==> v19 <==
==> flow/design.v (excerpt) <==
module cpu_top(
    input wire clk,
    input wire rst_n,
    input wire [31:0] rData,
    input wire [31:0] inst,
    output wire [31:0] pc,
    output wire [31:0] display,
    output wire [31:0] addr,
    output wire [31:0] wData,
    output wire wen,
    output wire [31:0] rdata_19
);
Settings: LEC_CHECK=0, ABC_AREA=1, CAP_MARGIN=20, CORE_MARGIN=2, CORE_UTILIZATION=40, CTS_CLUSTER_DIAMETER=27, MAX_ROUTING_LAYER=met4, SLEW_MARGIN=20; clock period 8.5 ns.
run.sh (not shown) runs the stock make flow with config.mk's settings and CLKGATE_MAP_FILE=.
==> v27: changes against v19 <==
--- a/flow/config.mk
+++ b/flow/config.mk
@@ -7,8 +7,7 @@
 export LEC_CHECK = 0
-export ABC_AREA = 1
 export CAP_MARGIN = 20
 export CORE_MARGIN = 2
-export CORE_UTILIZATION = 40
-export CTS_CLUSTER_DIAMETER = 27
-export MAX_ROUTING_LAYER = met4
+export CORE_UTILIZATION = 58
+export PLACE_DENSITY = 0.38
+export SETUP_SLACK_MARGIN = 1.04
 export SLEW_MARGIN = 20
==> flow/constraint.sdc (replaced) <==
create_clock -name core_clock -period 5.81 [get_ports {clk}]
set_input_delay 1.1620 -clock core_clock [delete_from_list [all_inputs] [get_ports {clk}]]
set_output_delay 1.1620 -clock core_clock [all_outputs]
set_load 0.01 [all_outputs]
==> v20: changes against v19 <==
--- a/flow/config.mk
+++ b/flow/config.mk
@@ -7,3 +7,2 @@
 export LEC_CHECK = 0
-export ABC_AREA = 1
 export CAP_MARGIN = 20
@@ -11,4 +10,3 @@
 export CORE_UTILIZATION = 40
-export CTS_CLUSTER_DIAMETER = 27
-export MAX_ROUTING_LAYER = met4
+export PLACE_DENSITY = 0.38
 export SLEW_MARGIN = 20
==> flow/constraint.sdc (replaced) <==
create_clock -name core_clock -period 5.83 [get_ports {clk}]
set_input_delay 1.1660 -clock core_clock [delete_from_list [all_inputs] [get_ports {clk}]]
set_output_delay 1.1660 -clock core_clock [all_outputs]
set_load 0.01 [all_outputs]
==> v9: changes against v19 <==
--- a/flow/config.mk
+++ b/flow/config.mk
@@ -7,4 +7,6 @@
 export LEC_CHECK = 0
-export ABC_AREA = 1
-export CAP_MARGIN = 20
+export ABC_AREA = 0
+export CAP_MARGIN = 40
+export CELL_PAD_IN_SITES_DETAIL_PLACEMENT = 2
+export CELL_PAD_IN_SITES_GLOBAL_PLACEMENT = 2
 export CORE_MARGIN = 2
@@ -12,3 +14,7 @@
 export CTS_CLUSTER_DIAMETER = 27
-export MAX_ROUTING_LAYER = met4
-export SLEW_MARGIN = 20
+export GPL_ROUTABILITY_DRIVEN = 0
+export GPL_TIMING_DRIVEN = 0
+export HOLD_SLACK_MARGIN = -0.05
+export MAX_ROUTING_LAYER = met5
+export SETUP_SLACK_MARGIN = 2.45
+export SLEW_MARGIN = 0
==> Changelog: implementation <==
## Implementation

- Status: aborted with a tool error
- Exit stage: global routing (5_1_grt)
- Htree depth: 4
- Placement Setup Slack: 171 ps
- Placeable Area: 0.137 sq mm
- Stop err: [ERROR GRT-0232] Routing congestion too high. Check the congestion heatmap in the GUI.
[end of results for v27]
==> Changelog: implementation <==
## Implementation

- Status: aborted with a tool error
- Exit stage: global routing (5_1_grt)
- Stop err: [ERROR GRT-0116] Global routing finished with congestion. Check the congestion regions in the DRC Viewer.
- Placeable Area: 0.199 sq mm
- Met1 Usage GRT: 75.5%
- Placement Setup Slack: 429 ps
- Htree depth: 5
- Top cells by area: dfrtp_1 (45%), mux2_2 (14%), a22oi_1 (6.2%)
[end of results for v9]
==> Changelog: implementation <==
## Implementation

- Status: complete, but fails checks
- PnR worst setup slack: -156 ps
- Setup violations, final: 3
- Layout check failures: negative setup slack
[end of results for v20]
==> Changelog: implementation <==
## Implementation

- CP startpoint kind: flip-flop
- M1 WL: 202 mm
- First-pass GRT wire length: 731 mm
- Status: timing/DRC/antenna clean
- Placeable Area: 0.205 sq mm
- Htree depth: 5
- Placement Setup Slack: 2000 ps
[end of results for v19]


==> ember: inputs <==
cpu_top again, from the RTL that the note above started with.
Settings: LEC_CHECK=0, ABC_AREA=1, CAP_MARGIN=20, CORE_MARGIN=2, CORE_UTILIZATION=51, PLACE_DENSITY=0.38, SLEW_MARGIN=20, TNS_END_PERCENT=10; clock period 4.61 ns.
==> raven (differences from ember) <==
==> flow/config.mk (replaced) <==
export PLATFORM = sky130hd
export DESIGN_NAME = cpu_top
export DESIGN_NICKNAME = cpu_top
export VERILOG_FILES = /design/flow/design.v
export SDC_FILE = /design/flow/constraint.sdc
export NUM_CORES = 4
export LEC_CHECK = 0
export CAP_MARGIN = 20
export CORE_MARGIN = 2
export CORE_UTILIZATION = 66
export SLEW_MARGIN = 20
==> flow/constraint.sdc (replaced) <==
create_clock -name core_clock -period 5.89 [get_ports {clk}]
set_input_delay 1.1780 -clock core_clock [delete_from_list [all_inputs] [get_ports {clk}]]
set_output_delay 1.1780 -clock core_clock [all_outputs]
set_load 0.01 [all_outputs]
==> maple (differences from ember) <==
==> flow/config.mk (replaced) <==
export PLATFORM = sky130hd
export DESIGN_NAME = cpu_top
export DESIGN_NICKNAME = cpu_top
export VERILOG_FILES = /design/flow/design.v
export SDC_FILE = /design/flow/constraint.sdc
export NUM_CORES = 4
export LEC_CHECK = 0
export CAP_MARGIN = 20
export CORE_MARGIN = 2
export CORE_UTILIZATION = 30
export PLACE_DENSITY = 0.38
export SLEW_MARGIN = 20
==> flow/constraint.sdc (replaced) <==
create_clock -name core_clock -period 8.5 [get_ports {clk}]
set_input_delay 1.7000 -clock core_clock [delete_from_list [all_inputs] [get_ports {clk}]]
set_output_delay 1.7000 -clock core_clock [all_outputs]
set_load 0.01 [all_outputs]
==> qor summary <==
Die W: raven 352.5 um; ember 405.8 um; maple 520.9 um
Area fraction in full adders, half adders and majority gates: raven 2.101%; ember 2.046%; maple 2.101%
Antenna violation net count after detailed routing: raven -; ember 0; maple 0
Total Die Area: raven 0.1243 mm^2; ember 0.1646 mm^2; maple 0.2714 mm^2
Count of buffer and inverter cells on the critical path: raven -; ember 7; maple 1
Mean routed wirelength per cell: raven -; ember 35.29 um; maple 48.96 um
Power drawn by the sequential cells: raven -; ember 13.1 mW; maple 7.15 mW
Launching point of the worst reg2reg path: raven -; ember U_Reg_IF_ID.inst_ID[21]; maple U_Reg_IF_ID.inst_ID[19]
Net switching power of the design: raven -; ember 8.879 mW; maple 4.820 mW
Outcome: raven aborted with a tool error; ember complete, but fails checks; maple timing/DRC/antenna clean
Last stage reached: raven global routing (5_1_grt); ember -; maple -
Reasons for failing layout checks: raven -; ember negative setup slack; maple -
Vias: raven -; ember 97250; maple 78370
Switching fraction of total power: raven -; ember 29.04%; maple 28.67%
Mux share of post-synthesis cell area: raven 15.59%; ember 0%; maple 15.59%
DRT Wirelength: raven -; ember 495.6 mm; maple 564.7 mm
Reg-to-Reg End: raven -; ember U_Reg_ID_EX.npc_op_EX; maple U_Reg_ID_EX.npc_op_EX
Sequential Power Share: raven -; ember 42.9%; maple 42.5%


==> inputs of build 62 <==
cpu_top again, from the RTL that the note above started with.
## cpu_top
module cpu_top(
    input wire clk,
    input wire rst_n,
    input wire [31:0] rData,
    input wire [31:0] inst,
    output wire [31:0] pc,
    output wire [31:0] display,
    output wire [31:0] addr,
    output wire [31:0] wData,
    output wire wen,
    output wire [31:0] rdata_19
);
wire [31:0] rdata_19_out;
assign rdata_19 = rdata_19_out;
assign display = inst;
wire [31:0] npc;
wire npc_op;
wire [31:0] pc_4;
wire [2:0] sext_op;
wire [31:0] ext;
wire rf_we;
wire [31:0] regData_1;
wire [31:0] regData_2;
wire [31:0] regData_wb;
wire brun;
wire breq;
wire brlt;
wire bsel;
wire asel;
wire [31:0] alu_a;
wire [31:0] alu_b;
wire [31:0] alu_c;
wire [3:0] alu_op;
wire dram_we;
wire [31:0] dram_rd;
wire [1:0] wbsel;
assign alu_a = (Asel_EX_con==1)?rD1_EX_con:pc_EX_con;
assign alu_b = (Bsel_EX_con==1)?ext_EX_con:rD2_EX_con;
assign regData_wb = (WBsel_MEM_con==0)?pc4_MEM_con:((WBsel_MEM_con==1)?c_MEM_con:dram_rd);
assign addr=c_MEM_con;
assign wData=rD2_MEM_con;
assign wen = Dram_we_MEM_con;
assign dram_rd=rData;
wire [31:0]inst_ID_con;
wire [31:0]pc_ID_con,pc_EX_con;
wire [31:0]pc4_ID_con,pc4_EX_con,pc4_MEM_con;
wire [31:0]rD1_EX_con,rD2_EX_con,rD2_MEM_con;
wire [31:0]ext_EX_con;
wire [4:0]wR_EX_con,wR_MEM_con,wR_WB_con;
wire Asel_EX_con,Bsel_EX_con;
wire [3:0]Alu_op_EX_con;
wire RF_we_EX_con,RF_we_MEM_con,RF_we_WB_con;
wire Dram_we_EX_con,Dram_we_MEM_con;
wire [1:0]WBsel_EX_con,WBsel_MEM_con;
wire [31:0]c_MEM_con;
wire [31:0]RF_wd_WB_con;
wire [31:0]rD1_fw_con,rD2_fw_con;
wire stall_PC_con,stall_IF_ID_con;
wire flush_IF_ID_con,flush_ID_EX_con;
  ...
Settings: LEC_CHECK=0, ABC_AREA=1, CAP_MARGIN=20, CELL_PAD_IN_SITES_DETAIL_PLACEMENT=2, CORE_ASPECT_RATIO=0.77, CORE_MARGIN=2, CORE_UTILIZATION=52, CTS_CLUSTER_DIAMETER=353, CTS_CLUSTER_SIZE=43, GPL_ROUTABILITY_DRIVEN=1, MAX_ROUTING_LAYER=met4, MIN_ROUTING_LAYER=met1, PLACE_DENSITY_LB_ADDON=0.26, SETUP_SLACK_MARGIN=0.55, SLEW_MARGIN=25, TNS_END_PERCENT=75; clock period 5.41 ns.
==> trial 27 (differences from build 62) <==
ABC_AREA = unset   (was 1)
CELL_PAD_IN_SITES_DETAIL_PLACEMENT = unset   (was 2)
CORE_ASPECT_RATIO = unset   (was 0.77)
CORE_UTILIZATION = 58   (was 52)
CTS_CLUSTER_DIAMETER = unset   (was 353)
CTS_CLUSTER_SIZE = 46   (was 43)
GPL_ROUTABILITY_DRIVEN = unset   (was 1)
MAX_ROUTING_LAYER = unset   (was met4)
MIN_ROUTING_LAYER = unset   (was met1)
PLACE_DENSITY_LB_ADDON = unset   (was 0.26)
SETUP_SLACK_MARGIN = -0.29   (was 0.55)
SLEW_MARGIN = 20   (was 25)
TNS_END_PERCENT = unset   (was 75)
==> flow/constraint.sdc (replaced) <==
create_clock -name core_clock -period 4.34 [get_ports {clk}]
set_input_delay 0.8680 -clock core_clock [delete_from_list [all_inputs] [get_ports {clk}]]
set_output_delay 0.8680 -clock core_clock [all_outputs]
set_load 0.01 [all_outputs]
==> flow_summary.ini <==
; yosys + openroad results
[synth]
synth_area_per_cell_um2 = 7.47
simple_gate_share_pct = 25.8
logic_family = simple AND/OR/NAND/NOR gates
mux_share_pct = 0
ys_area_um2 = 82300

[run_status]
haltStage = detailed placement
status = aborted with a tool error
toolErrorMsg = [ERROR DPL-0033] detailed placement checks failed during check placement.

[floorplanning]
die_w_um = 457
core-area_um2 = 158000
-- figures above: build 62

==> flow_summary.ini <==
; yosys + openroad results
[run_status]
status = aborted with a tool error
toolErrorMsg = [ERROR GRT-0116] Global routing finished with congestion. Check the congestion regions in the DRC Viewer.
haltStage = global routing

[synth]
logic_family = AND-OR/OR-AND gates
ys_area_um2 = 80200
synth.distinct_cells = 112
mux_share_pct = 15.6
synth_area_per_cell_um2 = 10.3
simple_gate_share_pct = 9.72

[floorplanning]
dieArea_um2 = 141000
die_w_um = 376
core-area_um2 = 137000

[global_routing]
grtUsageMet2_pct = 90.2
-- figures above: trial 27

No activity file was given, so power comes from the tool's default toggle rates.
